==> wip/lagoon: inputs <==
// battleship
module battleship(
input wire clk,
input wire rst,  
input wire ARDUINO_A0,    
input wire ARDUINO_A1,    
input wire ARDUINO_A2,    
input wire ARDUINO_A3,    
output reg ARDUINO_IO0,   
output reg ARDUINO_IO1,   
output reg ARDUINO_IO2,   
output reg ARDUINO_IO6,   
output reg ARDUINO_IO7,   
output reg ARDUINO_IO8,   
output reg ARDUINO_IO9,   
output reg ARDUINO_IO10,  
output reg ARDUINO_IO11,  
output reg ARDUINO_A4,  
output reg ARDUINO_A5,  
output reg PMOD1_D0_P,  
output reg PMOD1_D0_N,  
output reg PMOD1_D1_P,  
output reg PMOD1_D1_N,  
output reg PMOD1_D2_P,  
output reg PMOD1_D2_N,  
output reg PMOD2_D0_P,  
output reg PMOD2_D0_N,  
output reg PMOD2_D1_P,  
output reg PMOD2_D2_P,  
output reg PMOD2_D2_N,  
output reg PMOD2_D3_P,  
output reg ARDUINO_IO3,   
output reg ARDUINO_IO4,   
output reg ARDUINO_IO5    
);
reg makeBoards;
reg make2DArray;
reg [7:0] playerOneBoard [0:2][0:2];     
reg [1:0] a;  
reg [1:0] b;  
reg [7:0] playerOneSHIPSBoard [0:2][0:2];  
reg [1:0] c;  
reg [1:0] d;  
reg [2:0] numShipsP1;
reg [2:0] hitsP1;
reg [7:0] playerTwoBoard [0:2][0:2];  
reg [1:0] e;  
reg [1:0] f;  
reg [7:0] playerTwoSHIPSBoard [0:2][0:2];  
reg [1:0] g;  
reg [1:0] h;  
reg [2:0] numShipsP2;
reg [2:0] hitsP2;
reg [2:0] playerTurn;
integer i, j;  
reg [3:0] nineStates; 
reg [3:0] nineStates2;
reg [5:0] gameLogicState;
reg [2:0] inputRow;  
reg [2:0] inputCol;  
reg [26:0] customCounter;  
reg customClk; 
reg [26:0] oneSecondCounter;  
reg oneSecondClk; 
reg [1:0] turnOnFirstBoard;
reg [1:0] turnOnSecondBoard;
  ...
Settings: LEC_CHECK=0, CAP_MARGIN=20, CORE_ASPECT_RATIO=0.5, CORE_MARGIN=2, CORE_UTILIZATION=71, CTS_CLUSTER_DIAMETER=329, CTS_CLUSTER_SIZE=98, PLACE_DENSITY=0.42, SLEW_MARGIN=20; clock period 5.0 ns.
run.sh (not shown) runs the stock make flow with config.mk's settings and CLKGATE_MAP_FILE=.
==> wip/quartz (differences from wip/lagoon) <==
ABC_AREA = 1   (was unset)
CORE_ASPECT_RATIO = unset   (was 0.5)
CORE_UTILIZATION = 63   (was 71)
CTS_CLUSTER_DIAMETER = unset   (was 329)
CTS_CLUSTER_SIZE = unset   (was 98)
PLACE_DENSITY = unset   (was 0.42)
==> flow/constraint.sdc (replaced) <==
create_clock -name core_clock -period 3.28 [get_ports {clk}]
set_input_delay 0.6560 -clock core_clock [delete_from_list [all_inputs] [get_ports {clk}]]
set_output_delay 0.6560 -clock core_clock [all_outputs]
set_load 0.01 [all_outputs]
==> reports/metrics.cfg <==
[critical_path]
crit_path_end=playerOneSHIPSBoard[0][0]
cp.arrival_ns=3.42
r2r_slack_ns=0.20

[pwr]
power_combinational_w=0.000138

[hold_path]
whs_endpoint=gameLogicState[5]

[synthesis]
top_cell=nand2_1

[sta]
holdWs_ns=0.452

[outcome]
status=finished clean

[floorplan]
initial_utilization_pct=64.9

(the above is from wip/quartz)
==> reports/metrics.cfg <==
[critical_path]
r2r_slack_ns=0.77
crit_path_end=gameLogicState[3]
cp.arrival_ns=4.56

[drt]
dr.max_layer_used=met4

[grt]
grt_use_met3_pct=5.71

[outcome]
status=finished clean

[floorplan]
initial_utilization_pct=72.0

[pwr]
power_combinational_w=0.0000585

[sta]
holdWs_ns=0.451

[clock_tree]
cts-resized-gates=0

[synthesis]
top_cell=dfxtp_1

(the above is from wip/lagoon)

========
==> inputs of fjord <==
battleship again, from the RTL that the note above started with.
Settings: LEC_CHECK=0, CAP_MARGIN=20, CELL_PAD_IN_SITES_GLOBAL_PLACEMENT=3, CORE_MARGIN=2, CORE_UTILIZATION=40, GPL_TIMING_DRIVEN=0, PLACE_DENSITY_LB_ADDON=0.14, SLEW_MARGIN=35, TNS_END_PERCENT=35; clock period 4.3 ns.
==> inputs of xenon, as changes to fjord <==
==> flow/config.mk (replaced) <==
export PLATFORM = sky130hd
export DESIGN_NAME = battleship
export DESIGN_NICKNAME = battleship
export VERILOG_FILES = /design/flow/design.v
export SDC_FILE = /design/flow/constraint.sdc
export NUM_CORES = 4
export LEC_CHECK = 0
export ABC_AREA = 1
export CAP_MARGIN = 20
export CORE_MARGIN = 2
export CORE_UTILIZATION = 72
export SLEW_MARGIN = 20
==> flow/constraint.sdc (replaced) <==
create_clock -name core_clock -period 4.21 [get_ports {clk}]
set_input_delay 0.8420 -clock core_clock [delete_from_list [all_inputs] [get_ports {clk}]]
set_output_delay 0.8420 -clock core_clock [all_outputs]
set_load 0.01 [all_outputs]
==> notes <==
Against xenon, the final area of fjord is smaller by about 4.7%.
Of xenon and fjord, xenon has the higher via count (gap 23%, measured against fjord).
Against xenon, the sequential power of fjord is smaller by about 3%.
Against fjord, the clock skew of xenon is lower by 8.1 ps.
Between fjord and xenon, the lower critical path depth is in fjord (gap 4).
Of fjord and xenon, xenon has the higher register-to-register slack (gap 330 ps).

========
==> run a: inputs <==
Starting RTL as in the previous note.
export LEC_CHECK = 0
export CAP_MARGIN = 0
export CORE_MARGIN = 2
export CORE_UTILIZATION = 72
export CTS_CLUSTER_DIAMETER = 370
export CTS_CLUSTER_SIZE = 36
export MAX_ROUTING_LAYER = met4
export MIN_ROUTING_LAYER = met1
export SETUP_SLACK_MARGIN = 1.33
export SLEW_MARGIN = 20
create_clock -name core_clock -period 4.6 [get_ports {clk}]
==> run b: changes against run a <==
==> flow/config.mk (replaced) <==
export PLATFORM = sky130hd
export DESIGN_NAME = battleship
export DESIGN_NICKNAME = battleship
export VERILOG_FILES = /design/flow/design.v
export SDC_FILE = /design/flow/constraint.sdc
export NUM_CORES = 4
export LEC_CHECK = 0
export CAP_MARGIN = 20
export CORE_ASPECT_RATIO = 0.5
export CORE_MARGIN = 2
export CORE_UTILIZATION = 52
export CTS_CLUSTER_DIAMETER = 342
export CTS_CLUSTER_SIZE = 100
export MAX_ROUTING_LAYER = met4
export MIN_ROUTING_LAYER = met1
export PLACE_DENSITY_LB_ADDON = 0.03
export SETUP_SLACK_MARGIN = 0.57
export SLEW_MARGIN = 20
export TNS_END_PERCENT = 30
==> run c: changes against run a <==
--- a/flow/config.mk
+++ b/flow/config.mk
@@ -9,4 +9,4 @@
 export CORE_MARGIN = 2
-export CORE_UTILIZATION = 72
-export CTS_CLUSTER_DIAMETER = 370
+export CORE_UTILIZATION = 68
+export CTS_CLUSTER_DIAMETER = 393
 export CTS_CLUSTER_SIZE = 36
@@ -14,3 +14,3 @@
 export MIN_ROUTING_LAYER = met1
-export SETUP_SLACK_MARGIN = 1.33
+export SETUP_SLACK_MARGIN = 1.01
 export SLEW_MARGIN = 20
==> flow/constraint.sdc (replaced) <==
create_clock -name core_clock -period 3.41 [get_ports {clk}]
set_input_delay 0.6820 -clock core_clock [delete_from_list [all_inputs] [get_ports {clk}]]
set_output_delay 0.6820 -clock core_clock [all_outputs]
set_load 0.01 [all_outputs]
==> run d: changes against run a <==
==> flow/config.mk (replaced) <==
export PLATFORM = sky130hd
export DESIGN_NAME = battleship
export DESIGN_NICKNAME = battleship
export VERILOG_FILES = /design/flow/design.v
export SDC_FILE = /design/flow/constraint.sdc
export NUM_CORES = 4
export LEC_CHECK = 0
export CAP_MARGIN = 20
export CORE_MARGIN = 2
export CORE_UTILIZATION = 40
export SLEW_MARGIN = 20
==> flow/constraint.sdc (replaced) <==
create_clock -name core_clock -period 5.0 [get_ports {clk}]
set_input_delay 1.0000 -clock core_clock [delete_from_list [all_inputs] [get_ports {clk}]]
set_output_delay 1.0000 -clock core_clock [all_outputs]
set_load 0.01 [all_outputs]
==> summary.txt <==
Implementation numbers.

- The layout checks failed on negative setup slack.
- The setup fix buffers added after clock tree synthesis is 48.
- The number of setup violations in the final report is 35.
- The share of total power consumed by net switching is 23.58%.
- Before CTS, the worst setup slack after placement is 0.01805 ns.
- The final setup TNS is -3.756 ns.
- The worst pin sits at a relative slew slack of 29.50%.
- The power dissipated in combinational cells is 0.000118 W.
- The flow ran to the end, but the layout failed its checks.
- The final setup slack of the worst path is -0.3216 ns.
- The total of cells resized after clock tree synthesis is 114.
- Entering global routing, the biggest net connects 51 pins.
- The logic area is 6227 um^2.
- For this run, the slowest stage of the critical path takes 0.46 ns.
- The met1 track demand over resource is 43.88%.
- STA shows the worst reg2reg path with a cell count of 13.
# the run above: run c

==> summary.txt <==
Implementation numbers.

- The run finished with no timing, DRC or antenna violations.
- On the worst path, the slowest cell contributes a delay of 0.75 ns.
- The largest net degree at the start of global routing is 71.
- The met1 track demand over resource is 24.23%.
- Headroom to the max-slew limit came out at 37.75%.
- The setup fix buffers added after clock tree synthesis is 0.
- The power per unit of standard cell area is 272.3 nW/um^2.
- In the post-route analysis, the smallest setup slack over all paths is 0.7352 ns.
- Power attributed to combinational cells is 0.0000569 W.
- The post-placement worst setup slack is 0.7634 ns.
- The script computed the net switching share of total power as 23.18%.
- The final setup TNS is 0 ns.
- The number of setup violations in the final report is 0.
# the run above: run d

==> summary.txt <==
Implementation numbers.

- In the final timing run, aggregate negative setup slack is 0 ns.
- The total wire length after detailed routing is 22.97 mm.
- Gates resized during post-CTS repair numbered 0.
- The total grt overflow is 0.
- The timing report lists the critical path depth as 13 cells.
- The share of total power consumed by net switching is 22.66%.
- Across the run, the number of max-cap violations was 0.
- In this run the tightest slew margin relative to its limit is 29.13%.
- The delay of the slowest cell on the worst path is 0.58 ns.
- Entering global routing, the biggest net connects 45 pins.
- For the worst flop-to-flop path, the logic depth is 13.
- With fillers left out, the area of the finished cells amounts to 10740 um^2.
- In this run, power in combinational logic comes to 0.0000649 W.
- The logic area is 5375 um^2.
- Across all setup checks in the final design, the least slack found is 0.8207 ns.
- The remaining routing DRC violations is 0.
- The run finished with no timing, DRC or antenna violations.
- The setup fix buffers added after clock tree synthesis is 0.
- The logic gate fraction of the total cell area is 50.05%.
# the run above: run b

==> summary.txt <==
Implementation numbers.

- The worst register-to-register path has a depth of 13.
- The post-placement worst setup slack is 0.8616 ns.
- The run finished with no timing, DRC or antenna violations.
- After clock tree synthesis, the repair step resized 36 gates.
- The script computed the net switching share of total power as 22.02%.
- The count of plain and timing-repair buffers in the layout is 64.
- In this run the post-CTS setup repair buffer count came out at 19.
- The worst slew slack as a fraction of its limit is 40.78%.
- On the worst path, the slowest cell contributes a delay of 0.58 ns.
- Entering global routing, the biggest net connects 54 pins.
- The final setup TNS is 0 ns.
- The number of setup violations in the final report is 0.
- The worst path meets setup with 1.063 ns of slack.
# the run above: run a

Power and IR drop assume default switching activity.
